==> job 2537: inputs <==
## top
module top (
  input  logic        clk,
  input  logic        rst_n,
  input  logic [15:0] setpoint,
  input  logic [15:0] feedback,
  input  logic [15:0] Kp,
  input  logic [15:0] Ki,
  input  logic [15:0] Kd,
  input  logic [15:0] clk_prescaler,
  output logic [15:0] control_signal
);
Settings: LEC_CHECK=0, CAP_MARGIN=20, CELL_PAD_IN_SITES_DETAIL_PLACEMENT=0, CELL_PAD_IN_SITES_GLOBAL_PLACEMENT=0, CORE_MARGIN=2, CORE_UTILIZATION=72, CTS_CLUSTER_DIAMETER=29, CTS_CLUSTER_SIZE=37, GPL_ROUTABILITY_DRIVEN=1, MIN_ROUTING_LAYER=met1, PLACE_DENSITY_LB_ADDON=0.16, SETUP_SLACK_MARGIN=1.97, SLEW_MARGIN=10, TNS_END_PERCENT=5; clock period 6.75 ns.
run.sh (not shown) runs the stock make flow with config.mk's settings and CLKGATE_MAP_FILE=.
==> job 1960 (differences from job 2537) <==
Settings changed: CELL_PAD_IN_SITES_DETAIL_PLACEMENT 0 to unset, CELL_PAD_IN_SITES_GLOBAL_PLACEMENT 0 to unset, CORE_UTILIZATION 72 to 13, CTS_CLUSTER_DIAMETER 29 to unset, CTS_CLUSTER_SIZE 37 to unset, GPL_ROUTABILITY_DRIVEN 1 to unset, MIN_ROUTING_LAYER met1 to unset, PLACE_DENSITY_LB_ADDON 0.16 to unset, SETUP_SLACK_MARGIN 1.97 to unset, SLEW_MARGIN 10 to 20, TNS_END_PERCENT 5 to unset.
==> flow/constraint.sdc (replaced) <==
create_clock -name core_clock -period 13.6 [get_ports {clk}]
set_input_delay 2.7200 -clock core_clock [delete_from_list [all_inputs] [get_ports {clk}]]
set_output_delay 2.7200 -clock core_clock [all_outputs]
set_load 0.01 [all_outputs]
==> summary of the runs <==
Of job 2537 and job 1960, job 1960 has the higher die size (gap about 80%, measured against job 1960).
In clock-buffer cell count, job 1960 and job 2537 do not differ.
Against job 2537, the routed wire length of job 1960 is smaller by about 15%.
Between job 2537 and job 1960, the lower final cell count is in job 2537 (gap 33%, measured against job 1960).
Setup slack: job 1960 is higher than job 2537 (4.5 ns).
Synthesized area is the same in job 2537 and job 1960.
Against job 2537, the first-iteration DRC count of job 1960 is lower by 67%.
Job 2537 ran to the end with violations: negative setup slack. Job 1960 passed the timing, design-rule and antenna checks.
Register-to-register slack: job 1960 is better than job 2537 (6.2 ns).
In flip-flop count, job 1960 and job 2537 do not differ.

==> build 17 <==
==> flow/design.v <==
`timescale 1ns / 1ps
module pid_controller(
    input  logic        clk,
    input  logic        rst_n,
    input  logic [15:0] setpoint,
    input  logic [15:0] feedback,
    input  logic [15:0] Kp,
    input  logic [15:0] Ki,
    input  logic [15:0] Kd,
    input  logic [15:0] clk_prescaler,
    output logic [15:0] control_signal
);
    logic signed [16:0]  error_s;         
    logic signed [16:0]  prev_error_s;
    logic signed [31:0]  integral_s;      
    logic signed [31:0]  derivative_s;
    logic [15:0] clk_divider;
    logic        sampling_flag;
    logic signed [31:0] kp_mul, ki_mul;
    logic signed [31:0] kd_mul;
    logic signed [31:0] control_calc;
    always_ff @(posedge clk or negedge rst_n) begin
        if (!rst_n) begin
            clk_divider    <= 16'h0000;
            sampling_flag  <= 1'b0;
        end else if (clk_divider == clk_prescaler) begin
            clk_divider    <= 16'h0000;
            sampling_flag  <= 1'b1;
        end else begin
            clk_divider    <= clk_divider + 16'd1;
            sampling_flag  <= 1'b0;
        end
    end
    always_comb begin
        error_s = $signed({1'b0, setpoint}) - $signed({1'b0, feedback});
        kp_mul = $signed({1'b0, Kp}) * error_s;
        ki_mul = $signed({1'b0, Ki}) * error_s;
        kd_mul = $signed({1'b0, Kd}) * (error_s - prev_error_s);
        control_calc = kp_mul + integral_s + kd_mul;
    end
    always_ff @(posedge clk or negedge rst_n) begin
        if (!rst_n) begin
            prev_error_s   <= '0;
            integral_s     <= '0;
            derivative_s   <= '0;
            control_signal <= 16'h0000;
        end else if (sampling_flag) begin
            integral_s   <= integral_s + ki_mul;
            derivative_s <= kd_mul;
            control_signal <= control_calc[15:0];
            prev_error_s <= error_s;
        end
    end
endmodule
`timescale 1ns/1ps
module top (
  input  logic        clk,
  input  logic        rst_n,
  input  logic [15:0] setpoint,
  input  logic [15:0] feedback,
  input  logic [15:0] Kp,
  input  logic [15:0] Ki,
  input  logic [15:0] Kd,
  input  logic [15:0] clk_prescaler,
  output logic [15:0] control_signal
);
  pid_controller u_dut (
    .clk(clk),
    .rst_n(rst_n),
    .setpoint(setpoint),
    .feedback(feedback),
    .Kp(Kp),
    .Ki(Ki),
    .Kd(Kd),
    .clk_prescaler(clk_prescaler),
    .control_signal(control_signal)
  );
endmodule
==> flow/run.sh <==
#!/bin/bash
# the make line also repeats each setting of config.mk as NAME=value (left out here)
make -C /OpenROAD-flow-scripts/flow DESIGN_CONFIG=/design/flow/config.mk WORK_HOME=/design/flow/orfs CLKGATE_MAP_FILE= finish
==> flow/config.mk <==
export PLATFORM = sky130hd
export DESIGN_NAME = top
export DESIGN_NICKNAME = top
export VERILOG_FILES = /design/flow/design.v
export SDC_FILE = /design/flow/constraint.sdc
export NUM_CORES = 4
export LEC_CHECK = 0
export ABC_AREA = 0
export CAP_MARGIN = 35
export CELL_PAD_IN_SITES_DETAIL_PLACEMENT = 0
export CELL_PAD_IN_SITES_GLOBAL_PLACEMENT = 0
export CORE_MARGIN = 8
export CORE_UTILIZATION = 53
export CTS_CLUSTER_DIAMETER = 230
export CTS_CLUSTER_SIZE = 52
export GPL_ROUTABILITY_DRIVEN = 1
export GPL_TIMING_DRIVEN = 0
export HOLD_SLACK_MARGIN = 0.11
export MAX_ROUTING_LAYER = met4
export MIN_ROUTING_LAYER = met1
export PLACE_DENSITY_LB_ADDON = 0.1
export SETUP_SLACK_MARGIN = 3.22
export SLEW_MARGIN = 30
==> flow/constraint.sdc <==
create_clock -name core_clock -period 16.2 [get_ports {clk}]
set_input_delay 3.2400 -clock core_clock [delete_from_list [all_inputs] [get_ports {clk}]]
set_output_delay 3.2400 -clock core_clock [all_outputs]
set_load 0.01 [all_outputs]
==> trial 49 (differences from build 17) <==
- ABC_AREA: 0 -> not set
- CAP_MARGIN: 35 -> 20
- CORE_MARGIN: 8 -> 2
- CORE_UTILIZATION: 53 -> 72
- CTS_CLUSTER_DIAMETER: 230 -> 29
- CTS_CLUSTER_SIZE: 52 -> 37
- GPL_TIMING_DRIVEN: 0 -> not set
- HOLD_SLACK_MARGIN: 0.11 -> not set
- MAX_ROUTING_LAYER: met4 -> not set
- PLACE_DENSITY_LB_ADDON: 0.1 -> 0.28
- SETUP_SLACK_MARGIN: 3.22 -> not set
- SLEW_MARGIN: 30 -> 10
- TNS_END_PERCENT: not set -> 5
==> flow/constraint.sdc (replaced) <==
create_clock -name core_clock -period 6.75 [get_ports {clk}]
set_input_delay 1.3500 -clock core_clock [delete_from_list [all_inputs] [get_ports {clk}]]
set_output_delay 1.3500 -clock core_clock [all_outputs]
set_load 0.01 [all_outputs]
==> trial 33 (differences from build 17) <==
- ABC_AREA: 0 -> not set
- CAP_MARGIN: 35 -> 20
- CORE_MARGIN: 8 -> 2
- CORE_UTILIZATION: 53 -> 66
- CTS_CLUSTER_DIAMETER: 230 -> 29
- CTS_CLUSTER_SIZE: 52 -> not set
- GPL_TIMING_DRIVEN: 0 -> not set
- HOLD_SLACK_MARGIN: 0.11 -> not set
- MAX_ROUTING_LAYER: met4 -> not set
- PLACE_DENSITY_LB_ADDON: 0.1 -> not set
- SETUP_SLACK_MARGIN: 3.22 -> not set
- SLEW_MARGIN: 30 -> 10
==> flow/constraint.sdc (replaced) <==
create_clock -name core_clock -period 10.0 [get_ports {clk}]
set_input_delay 2.0000 -clock core_clock [delete_from_list [all_inputs] [get_ports {clk}]]
set_output_delay 2.0000 -clock core_clock [all_outputs]
set_load 0.01 [all_outputs]
==> trial 3 (differences from build 17) <==
- CAP_MARGIN: 35 -> 20
- CELL_PAD_IN_SITES_DETAIL_PLACEMENT: 0 -> not set
- CELL_PAD_IN_SITES_GLOBAL_PLACEMENT: 0 -> not set
- CORE_MARGIN: 8 -> 2
- CORE_UTILIZATION: 53 -> 70
- CTS_CLUSTER_DIAMETER: 230 -> 354
- CTS_CLUSTER_SIZE: 52 -> 15
- GPL_ROUTABILITY_DRIVEN: 1 -> not set
- GPL_TIMING_DRIVEN: 0 -> not set
- HOLD_SLACK_MARGIN: 0.11 -> not set
- MAX_ROUTING_LAYER: met4 -> not set
- MIN_ROUTING_LAYER: met1 -> not set
- PLACE_DENSITY_LB_ADDON: 0.1 -> not set
- SETUP_SLACK_MARGIN: 3.22 -> -0.4
- SLEW_MARGIN: 30 -> 20
==> flow/constraint.sdc (replaced) <==
create_clock -name core_clock -period 5.35 [get_ports {clk}]
set_input_delay 1.0700 -clock core_clock [delete_from_list [all_inputs] [get_ports {clk}]]
set_output_delay 1.0700 -clock core_clock [all_outputs]
set_load 0.01 [all_outputs]
==> results <==
Result of the run: trial 3 complete, but fails checks; build 17 complete, no violations; trial 33 complete, but fails checks; trial 49 complete, but fails checks
Layout check failures: trial 3 negative setup slack; build 17 -; trial 33 negative setup slack; trial 49 negative setup slack
Number of nets at the end of the flow: trial 3 2789; build 17 2605; trial 33 2651; trial 49 2741
Worst R2R Setup Slack: trial 3 -4.19 ns; build 17 7.11 ns; trial 33 1.44 ns; trial 49 -1.99 ns
Final number of setup-violating endpoints: trial 3 24; build 17 0; trial 33 1; trial 49 19
Max FO, Critical Path: trial 3 3; build 17 10; trial 33 3; trial 49 3
Hold Crit Endpoint: trial 3 u_dut.control_signal[6]; build 17 u_dut.control_signal[7]; trial 33 u_dut.control_signal[1]; trial 49 u_dut.control_signal[13]
Cell count along the critical path: trial 3 40; build 17 38; trial 33 37; trial 49 42
First-pass iteration count of the detailed router: trial 3 12; build 17 5; trial 33 5; trial 49 5
# placed instances: trial 3 2451; build 17 2368; trial 33 2369; trial 49 2447
Filler instances: trial 3 591; build 17 2640; trial 33 1684; trial 49 975
Instance area at placement: trial 3 20300 sq um; build 17 18600 sq um; trial 33 19400 sq um; trial 49 20100 sq um
Count of buffers from port buffering: trial 3 113; build 17 107; trial 33 113; trial 49 113
Post-CTS repair timing setup buffer count: trial 3 38; build 17 29; trial 33 8; trial 49 8
Wirelength per Cell: trial 3 30.0 um; build 17 19.7 um; trial 33 17.7 um; trial 49 22.9 um
Clock-pin slew on the worst setup and hold paths: trial 3 0.06 ns; build 17 0.06 ns; trial 33 0.06 ns; trial 49 0.07 ns
Met3 capacity usage during global routing: trial 3 12.6%; build 17 4.89%; trial 33 5.48%; trial 49 12.8%
Non-Clock Buffer Count: trial 3 399; build 17 215; trial 33 261; trial 49 351
Final GP Congestion: trial 3 0.943; build 17 0.921; trial 33 0.913; trial 49 1.01
Wl on met1: trial 3 21.0 mm; build 17 19.5 mm; trial 33 16.0 mm; trial 49 17.5 mm
